Design int_calc, start of the top module:
module int_calc(clk, rst, start, A, B, done, int_add, int_sub, int_mul, int_div, int_mod, addCo, addCy, subCo, subCy);
For scale: ~1,800 cells after synthesis, ~340 flip-flops, about 21,000 um2 of cells after synthesis.
Settings: LEC_CHECK=0, CAP_MARGIN=20, CORE_MARGIN=2, CORE_UTILIZATION=72, CTS_CLUSTER_SIZE=39, PLACE_DENSITY=0.37, SETUP_SLACK_MARGIN=1.05, SLEW_MARGIN=20; clock period 10.6 ns.
run.sh (not shown) runs the stock make flow with config.mk's settings and CLKGATE_MAP_FILE=.
The starting point finished but fails on setup timing.
==> next run, changes <==
- CTS_CLUSTER_SIZE: 39 -> 23
- PLACE_DENSITY: 0.37 -> default
- SETUP_SLACK_MARGIN: 1.05 -> default
- clock period: 10.6 -> 15.0 ns (I/O delays scaled with it)
The changed run produced a layout that fails on setup timing.
Routed wire length went down by 4.8%.
Power went down by 30%.
Final area went down by 0.80%.
Global-route usage went down by 2.7 points.
Clock power went down by 30%.
==> next run, changes <==
- CORE_UTILIZATION: 72 -> 43
- CTS_CLUSTER_SIZE: 23 -> default
- SETUP_SLACK_MARGIN: default -> 1.5
- clock period: 15.0 -> 10.6 ns (I/O delays scaled with it)
Effect:
- The changed run ran to the end with violations: setup timing
- design area came out higher by 2.1%
- final cell count rises by 10%
- hold slack is about the same
- worst setup slack degrades by 3.3 ns
- sequential power is higher by 41%
- synthesized cell count does not change
- die size increases by 66%
- clock skew rose by 0.0088 ns
- routed wire length fell by 12%
- core utilization fell by 34 points
==> next run, changes <==
- ABC_AREA: default -> 1
- CORE_UTILIZATION: 43 -> 72
- CTS_CLUSTER_SIZE: default -> 23
- PLACE_DENSITY: default -> 0.79
- SETUP_SLACK_MARGIN: 1.5 -> default
- clock period: 10.6 -> 12.2 ns (I/O delays scaled with it)
Result:
- The new run completed and failed the layout checks on setup timing
- final area came out higher by 3.5%
- combinational power climbs by 15%
- hold slack degrades by 0.0061 ns
- global-route usage is higher by 24 points
- setup slack gets better by 0.54 ns
- area after synthesis came out higher by about 6%
- routed wire length is higher by about 28%
- via count climbs by 38%
- total power went down by about 5%
- clock skew goes up by 0.0056 ns
- register-to-register slack improves by 2.2 ns
==> next run, changes <==
- ABC_AREA: 1 -> default
- PLACE_DENSITY: 0.79 -> default
- PLACE_DENSITY_LB_ADDON: default -> 0.27
- SETUP_SLACK_MARGIN: default -> 2.96
- clock period: 12.2 -> 10.8 ns (I/O delays scaled with it)
=> The changed run completed and failed the layout checks on setup timing. Worst setup slack got worse by 0.81 ns. Via count fell by about 14%. Cell count fell by about 22%. Hold slack improved by 0.0048 ns.
==> next run, changes <==
- CORE_UTILIZATION: 72 -> 40
- CTS_CLUSTER_SIZE: 23 -> default
- PLACE_DENSITY_LB_ADDON: 0.27 -> default
- SETUP_SLACK_MARGIN: 2.96 -> 1.5
- clock period: 10.8 -> 21.0 ns (I/O delays scaled with it)
Effect:
- The new run went through all stages and came out clean
- cell count is higher by roughly a tenth
- flip-flop count stays the same
- cell area is higher slightly
- setup slack improved by 7.0 ns
- wire length is lower by about a fifth
- power is lower by well over a third
- worst hold slack barely changes

The RTL this note starts from:
==> flow/design.v <==
`timescale 1ns / 1ps
module adder_1bit(a, b, ci, s, co);
	input wire a,b,ci;
	output wire s,co;
	and (c1,a,b), (c2,b,ci), (c3,a,ci);
	xor (s1,a,b), (s,s1,ci);
	or (co,c1,c2,c3);
endmodule
`timescale 1ns / 1ps
module adder_32bits(A, B, Ctr, S, Co,Cy);
	parameter size=32;
   input [size:1] A;
   input [size:1] B;
   input Ctr;
   output [size:1] S;
   output Co;
	output Cy;
	wire[size-1:1]  Ctemp;
	wire[size:1]    Bo;
	assign Bo={32{Ctr}}^B;
adder_1bit 	A1(.a(A[1]),.b(Bo[1]),.ci(Ctr),.s(S[1]),.co(Ctemp[1])),
		A2(A[2],Bo[2],Ctemp[1],S[2],Ctemp[2]),
		A3(A[3],Bo[3],Ctemp[2],S[3],Ctemp[3]),
		A4(A[4],Bo[4],Ctemp[3],S[4],Ctemp[4]),
		A5(A[5],Bo[5],Ctemp[4],S[5],Ctemp[5]),
		A6(A[6],Bo[6],Ctemp[5],S[6],Ctemp[6]),
		A7(A[7],Bo[7],Ctemp[6],S[7],Ctemp[7]),
		A8(A[8],Bo[8],Ctemp[7],S[8],Ctemp[8]),
		A9(A[9],Bo[9],Ctemp[8],S[9],Ctemp[9]),
		A10(A[10],Bo[10],Ctemp[9],S[10],Ctemp[10]),
		A11(A[11],Bo[11],Ctemp[10],S[11],Ctemp[11]),
		A12(A[12],Bo[12],Ctemp[11],S[12],Ctemp[12]),
		A13(A[13],Bo[13],Ctemp[12],S[13],Ctemp[13]),
		A14(A[14],Bo[14],Ctemp[13],S[14],Ctemp[14]),
		A15(A[15],Bo[15],Ctemp[14],S[15],Ctemp[15]),
		A16(A[16],Bo[16],Ctemp[15],S[16],Ctemp[16]),
		A17(A[17],Bo[17],Ctemp[16],S[17],Ctemp[17]),
		A18(A[18],Bo[18],Ctemp[17],S[18],Ctemp[18]),
		A19(A[19],Bo[19],Ctemp[18],S[19],Ctemp[19]),
		A20(A[20],Bo[20],Ctemp[19],S[20],Ctemp[20]),
		A21(A[21],Bo[21],Ctemp[20],S[21],Ctemp[21]),
		A22(A[22],Bo[22],Ctemp[21],S[22],Ctemp[22]),
		A23(A[23],Bo[23],Ctemp[22],S[23],Ctemp[23]),
		A24(A[24],Bo[24],Ctemp[23],S[24],Ctemp[24]),
		A25(A[25],Bo[25],Ctemp[24],S[25],Ctemp[25]),
		A26(A[26],Bo[26],Ctemp[25],S[26],Ctemp[26]),
		A27(A[27],Bo[27],Ctemp[26],S[27],Ctemp[27]),
		A28(A[28],Bo[28],Ctemp[27],S[28],Ctemp[28]),
		A29(A[29],Bo[29],Ctemp[28],S[29],Ctemp[29]),
		A30(A[30],Bo[30],Ctemp[29],S[30],Ctemp[30]),
		A31(A[31],Bo[31],Ctemp[30],S[31],Ctemp[31]),
		A32(A[32],Bo[32],Ctemp[31],S[32],Co);
		assign Cy=(!(A[32]^Bo[32]))*(A[32]^S[32]);
endmodule
module mul_32_32_64(clk, rst, start, a, b, out, idle);
   input clk;
   input rst;
   input start;
   input [31:0] a, b;
   output reg [63:0] out;
   output idle;
   reg [63:0]        out_r;
   parameter START = 1'b0, CALC = 1'b1;
   reg [4:0]         count;
   reg               state;
   reg               last;
   wire [33:0]       tmp_sum;
   wire [33:0]       a_ext;
   wire [33:0]       addend;
   wire [2:0]        booth;
   assign idle = (state == START);
   assign a_ext = {{2{a[31]}}, a};
   assign booth = {out_r[1:0], last};
   assign addend = (booth[1] ^ booth[0]) ? a_ext : {a_ext[32:0], 1'b0} & {34{booth[2] ^ booth[0]}};
   assign tmp_sum = {{2{out_r[63]}}, out_r[63:32]} + (addend ^ {34{booth[2]}}) + {33'b0, booth[2]};
   always @(posedge clk) begin
      if (rst) begin
         state <= START;
         count <= 5'b00000;
      end else begin
      case (state)
        START: begin
           if (start) begin
              out_r <= {32'b0, b};
              last <= 1'b0;
              count <= 5'b00000;
              state <= CALC;
           end
        end
        CALC: begin
           if (~count[4]) begin
              count <= count + 1;
              out_r[63:30] <= tmp_sum[33:0];
              out_r[29:0] <= out_r[31:2];
              last <= out_r[1];
           end  
           else begin
              out <= out_r;
              state <= START;
              count <= 5'b00000;
           end
        end  
        default:;
      endcase  
      end
   end  
endmodule  
module div_64_32_32(clk, rst, start, a, b, quo, mod, idle);
   input clk;
   input rst;
   input start;
   input [63:0] a;
   input [31:0] b;
   output reg [31:0] quo, mod;
   output idle;
   reg [31:0]        quo_r;
   reg [33:0]        mod_r;
   parameter START = 2'b00, CALC = 2'b01, FIN = 2'b11;
   reg [1:0]         state;
   reg [4:0]         count;
   wire [33:0]       b_ext;
   wire [33:0]       tmp_sum;
   reg               op;
   assign idle = (state == START);
   assign b_ext = {2'b00, b};
   assign tmp_sum = mod_r + (b_ext ^ {34{op}}) + {33'b0, op};
   always @(posedge clk) begin
      if (rst) begin
         state <= START;
         count <= 5'b00000;
      end else begin
      case (state)
        START: begin
           if (start) begin
              mod_r <= {1'b0, a[63:31]};
              quo_r <= {a[30:0], 1'b0};
              op <= 1;     
              count <= 5'b00000;
              state <= CALC;
           end
        end
        CALC: begin
           if (count != 5'b11111) begin
              mod_r <= {tmp_sum[32:0], quo_r[31]};
              quo_r <= {quo_r[30:0], ~tmp_sum[33]};
              op <= ~tmp_sum[33];
              count <= count + 1;
           end
           else begin
              quo_r <= {quo_r[30:0], ~tmp_sum[33]};
              mod_r <= tmp_sum[33] ? tmp_sum + b_ext : tmp_sum;
              state <= FIN;
              count <= 5'b00000;
           end
        end
        FIN: begin
           quo <= quo_r;
           mod <= mod_r[31:0];
           state <= START;
           count <= 5'b00000;
        end
        default: state <= START;
      endcase  
      end
   end  
endmodule  
module int_calc(clk, rst, start, A, B, done, int_add, int_sub, int_mul, int_div, int_mod, addCo, addCy, subCo, subCy);
   input clk;
   input rst;
   input start;
   input [63:0] A;
   input [31:0] B;
   output done;
   output [31:0] int_add;
   output [31:0] int_sub;
   output [63:0] int_mul;
   output [31:0] int_div;
   output [31:0] int_mod;
	output addCo;
	output addCy;
	output subCo;
	output subCy;
   reg [31:0] a_r;
   reg [31:0] b_r;
   reg        busy;
   wire       mul_idle;
   wire       div_idle;
   assign done = busy & mul_idle & div_idle;
   always @(posedge clk) begin
      if (start) begin
         a_r <= A[31:0];
         b_r <= B;
      end
      if (rst) busy <= 1'b0;
      else if (start) busy <= 1'b1;
      else if (done) busy <= 1'b0;
   end
   adder_32bits adder(.A(a_r),
                      .B(b_r),
                      .Ctr(1'b0),
                      .S(int_add),
                      .Co(addCo),
                      .Cy(addCy));
   adder_32bits suber(.A(a_r),
                      .B(b_r),
                      .Ctr(1'b1),
                      .S(int_sub),
                      .Co(subCo),
                      .Cy(subCy));
   mul_32_32_64 muler(.clk(clk),
                      .rst(rst),
                      .start(start),
                      .a(a_r),
                      .b(B),
                      .out(int_mul),
                      .idle(mul_idle));
   div_64_32_32 diver(.clk(clk),
                      .rst(rst),
                      .start(start),
                      .a(A),
                      .b(b_r),
                      .quo(int_div),
                      .mod(int_mod),
                      .idle(div_idle));
endmodule  
clock: 23.8 ns
lec_check: 0
cap_margin: 20
cell_pad_in_sites_global_placement: 3
core_margin: 2
core_utilization: 16
cts_cluster_diameter: 296
gpl_routability_driven: 1
gpl_timing_driven: 0
max_routing_layer: met4
place_density: 0.4
setup_slack_margin: 1.26
slew_margin: 35
tns_end_percent: 70
The first run passed the timing, design-rule and antenna checks.
Then changed:
- CELL_PAD_IN_SITES_GLOBAL_PLACEMENT: 3 -> unset
- CORE_UTILIZATION: 16 -> 58
- CTS_CLUSTER_DIAMETER: 296 -> unset
- GPL_ROUTABILITY_DRIVEN: 1 -> unset
- GPL_TIMING_DRIVEN: 0 -> unset
- MAX_ROUTING_LAYER: met4 -> unset
- PLACE_DENSITY: 0.4 -> unset
- SETUP_SLACK_MARGIN: 1.26 -> 1.5
- SLEW_MARGIN: 35 -> 20
- TNS_END_PERCENT: 70 -> unset
- clock period: 23.8 -> 10.7 ns (I/O delays scaled with it)
With this change the flow completed and failed the layout checks on negative setup slack.
Routed wire length fell by 38%.
Via count fell by about 0.6%.
Clock skew rose by 0.0042 ns.
Die area fell by about 70%.
Clock power rose by about 90%.
Total power rose by about 100%.
Non-clock buffer count fell by 106.
Worst setup slack got worse by 6.9 ns.
Worst hold slack is about the same.
Then changed:
- CORE_UTILIZATION: 58 -> 72
- CTS_CLUSTER_SIZE: unset -> 25
- PLACE_DENSITY_LB_ADDON: unset -> 0.01
- SETUP_SLACK_MARGIN: 1.5 -> 1.84
- clock period: 10.7 -> 12.3 ns (I/O delays scaled with it)
Effect:
- The new run finished but fails on negative setup slack
- routed wire length came out higher by 19%
- synthesized area does not change
- total power came out lower by about 10%
- register-to-register slack gets better by 1.1 ns
Then changed:
- CORE_UTILIZATION: 72 -> 40
- CTS_CLUSTER_SIZE: 25 -> unset
- PLACE_DENSITY_LB_ADDON: 0.01 -> unset
- SETUP_SLACK_MARGIN: 1.84 -> 1.5
- clock period: 12.3 -> 19.2 ns (I/O delays scaled with it)
Now the flow produced a clean layout.
Total power shrinks by 39%.
Routed wire length shrinks by about 12%.
Sequential power shrinks by about 36%.
Core utilization shrinks by 39 points.
Die area grows by 78%.
Sequential share of layout area shrinks by 0.18 points.
Final area grows by about 0.47%.
Then changed:
- CORE_UTILIZATION: 40 -> 72
- CTS_CLUSTER_SIZE: unset -> 39
- PLACE_DENSITY_LB_ADDON: unset -> 0.27
- SETUP_SLACK_MARGIN: 1.5 -> 3.98
- clock period: 19.2 -> 13.7 ns (I/O delays scaled with it)
=>
- Now the flow completed and failed the layout checks on negative setup slack
- clock-buffer cell count went down by 8
- global-route usage went up by 23 points
- sequential share of layout area went up by 0.64 points
- routed wire length went up by 16%
- via count went up by 18%
- power went up by 43%
- combinational power went up by 54%
- register-to-register slack degrades by 5.4 ns
- sequential cell count stays the same
Power and IR drop assume default switching activity.
